// emaxi
module emaxi( 
   wr_wait, rd_wait, rr_access, rr_packet, m_axi_awid, m_axi_awaddr,
   m_axi_awlen, m_axi_awsize, m_axi_awburst, m_axi_awlock,
   m_axi_awcache, m_axi_awprot, m_axi_awqos, m_axi_awvalid, m_axi_wid,
   m_axi_wdata, m_axi_wstrb, m_axi_wlast, m_axi_wvalid, m_axi_bready,
   m_axi_arid, m_axi_araddr, m_axi_arlen, m_axi_arsize, m_axi_arburst,
   m_axi_arlock, m_axi_arcache, m_axi_arprot, m_axi_arqos,
   m_axi_arvalid, m_axi_rready,
   wr_access, wr_packet, rd_access, rd_packet, rr_wait, m_axi_aclk,
   m_axi_aresetn, m_axi_awready, m_axi_wready, m_axi_bid, m_axi_bresp,
   m_axi_bvalid, m_axi_arready, m_axi_rid, m_axi_rdata, m_axi_rresp,
   m_axi_rlast, m_axi_rvalid
   );
Size: roughly 1800 flip-flops, about 67000 um2 of cells after synthesis.
==> flow/config.mk <==
export PLATFORM = sky130hd
export DESIGN_NAME = emaxi
export DESIGN_NICKNAME = emaxi
export VERILOG_FILES = /design/flow/design.v
export SDC_FILE = /design/flow/constraint.sdc
export NUM_CORES = 4
export LEC_CHECK = 0
export CAP_MARGIN = 0
export CELL_PAD_IN_SITES_DETAIL_PLACEMENT = 1
export CELL_PAD_IN_SITES_GLOBAL_PLACEMENT = 2
export CORE_ASPECT_RATIO = 1.74
export CORE_MARGIN = 2
export CORE_UTILIZATION = 40
export CTS_CLUSTER_SIZE = 83
export GPL_ROUTABILITY_DRIVEN = 0
export GPL_TIMING_DRIVEN = 0
export HOLD_SLACK_MARGIN = -0.08
export MAX_ROUTING_LAYER = met5
export SLEW_MARGIN = 40
export TNS_END_PERCENT = 80
==> flow/constraint.sdc <==
create_clock -name core_clock -period 2.7 [get_ports {m_axi_aclk}]
set_input_delay 0.5400 -clock core_clock [delete_from_list [all_inputs] [get_ports {m_axi_aclk}]]
set_output_delay 0.5400 -clock core_clock [all_outputs]
set_load 0.01 [all_outputs]
run.sh (not shown) runs the stock make flow with config.mk's settings and CLKGATE_MAP_FILE=.
Change:
CAP_MARGIN = 20   (was 0)
CELL_PAD_IN_SITES_DETAIL_PLACEMENT = not set   (was 1)
CELL_PAD_IN_SITES_GLOBAL_PLACEMENT = not set   (was 2)
CORE_ASPECT_RATIO = not set   (was 1.74)
CTS_CLUSTER_SIZE = not set   (was 83)
GPL_ROUTABILITY_DRIVEN = not set   (was 0)
GPL_TIMING_DRIVEN = not set   (was 0)
HOLD_SLACK_MARGIN = not set   (was -0.08)
MAX_ROUTING_LAYER = not set   (was met5)
SLEW_MARGIN = 20   (was 40)
TNS_END_PERCENT = not set   (was 80)
clock period = 5.0 ns   (was 2.7 ns; I/O delays follow)
Effect: The new run finished clean; power goes down by 47%; wire length goes down by 19%; clock skew is about the same; sequential share of layout area rose by 2.7 points; worst setup slack improved by 1.3 ns; clock-buffer cell count is higher by 6.
Change:
clock period = 3.6 ns   (was 5.0 ns; I/O delays follow)
Effect: First-iteration DRC count increases by a few percent. Area after synthesis stays the same. Worst setup slack degrades by 0.92 ns.

== run A ==
Starting RTL as in the previous note.
make LEC_CHECK=0 CAP_MARGIN=20 CORE_MARGIN=2 CORE_UTILIZATION=40 CTS_CLUSTER_DIAMETER=228 HOLD_SLACK_MARGIN=-0.03 PLACE_DENSITY_LB_ADDON=0.05 SLEW_MARGIN=20 finish   # period 5.0 ns
What run B does differently from run A at the input level:
-- flow/config.mk --
<<< run A, line 9
export CORE_MARGIN = 2
export CORE_UTILIZATION = 40
export CTS_CLUSTER_DIAMETER = 228
export HOLD_SLACK_MARGIN = -0.03
export PLACE_DENSITY_LB_ADDON = 0.05
export SLEW_MARGIN = 20
>>> run B, line 9
export CORE_MARGIN = 2
export CORE_UTILIZATION = 66
export SLEW_MARGIN = 20
==> flow/constraint.sdc <==
create_clock -name core_clock -period 2.6 [get_ports {m_axi_aclk}]
set_input_delay 0.5200 -clock core_clock [delete_from_list [all_inputs] [get_ports {m_axi_aclk}]]
set_output_delay 0.5200 -clock core_clock [all_outputs]
set_load 0.01 [all_outputs]
--- outcome ---
Via total after detailed routing: run B > run A. Summary of run B over run A: half-perimeter wire length after placement has decreased; floorplan core density increased by 26 points relative to the old numbers; internal power summed over all cells moved up. In the metrics for run B and run A, the one carrying the higher average detailed-routed wire length per instance is run B.
### run B -> run C
-- flow/config.mk --
<<< run B, line 9
export CORE_MARGIN = 2
export CORE_UTILIZATION = 66
export SLEW_MARGIN = 20
>>> run C, line 9
export CORE_MARGIN = 2
export CORE_UTILIZATION = 70
export SETUP_SLACK_MARGIN = 0.54
export SLEW_MARGIN = 20
==> flow/constraint.sdc <==
create_clock -name core_clock -period 2.06 [get_ports {m_axi_aclk}]
set_input_delay 0.4120 -clock core_clock [delete_from_list [all_inputs] [get_ports {m_axi_aclk}]]
set_output_delay 0.4120 -clock core_clock [all_outputs]
set_load 0.01 [all_outputs]
Findings:
Worst slack at placement was lower in the run labelled run C. Between run B and run C, the flow reports power after layout increasing by more than a quarter. Run C: complete, dirty (negative setup slack). Of run B and run C, the run reporting the higher number of design-rule violations left by the first detailed-router iteration was run C. [compare] base=run B new=run C: final setup violation count went up 133, via count went up 15%. Smallest hold slack ended up 0.12 ns lower on run C than on run B. Per the comparison of run C with run B, worst setup slack went down by 0.54 ns, final cell count moved up, area used by sequential logic in the layout rose about 0.4%. The tapcell count in run C sits 103 below the value recorded for run B.
The inputs of run D differ from those of run C as listed below.
-- flow/config.mk --
<<< run C, line 10
export CORE_UTILIZATION = 70
export SETUP_SLACK_MARGIN = 0.54
>>> run D, line 10
export CORE_UTILIZATION = 70
export CTS_CLUSTER_SIZE = 42
export SETUP_SLACK_MARGIN = 0.54
==> flow/constraint.sdc <==
create_clock -name core_clock -period 2.07 [get_ports {m_axi_aclk}]
set_input_delay 0.4140 -clock core_clock [delete_from_list [all_inputs] [get_ports {m_axi_aclk}]]
set_output_delay 0.4140 -clock core_clock [all_outputs]
set_load 0.01 [all_outputs]
Notes after the runs:
Run D is listed as incomplete: the tool reported an error in global routing and the run ended there. Across both runs, placer's final routability congestion estimate was higher for run D than for run C. For the HPWL after detailed placement, run D came in 4.3% higher than run C did. Run D vs. run C: post-synthesis xor/xnor area fraction held; area of the core held; area reported by Yosys stat held; area of placed instances went up 0.67%. Run D -> run C: horizontal die dimension delta 0, exact match. Measured against each other, run C and run D differ in pre-CTS worst setup slack, the lower figure coming from run D. Looking at CTS buffer count across run C and run D, the one that comes out lower is run D. As far as number of library cell types mapped by synthesis goes, run C and run D are indistinguishable; the numbers are identical.
No activity file was given, so power comes from the tool's default toggle rates.
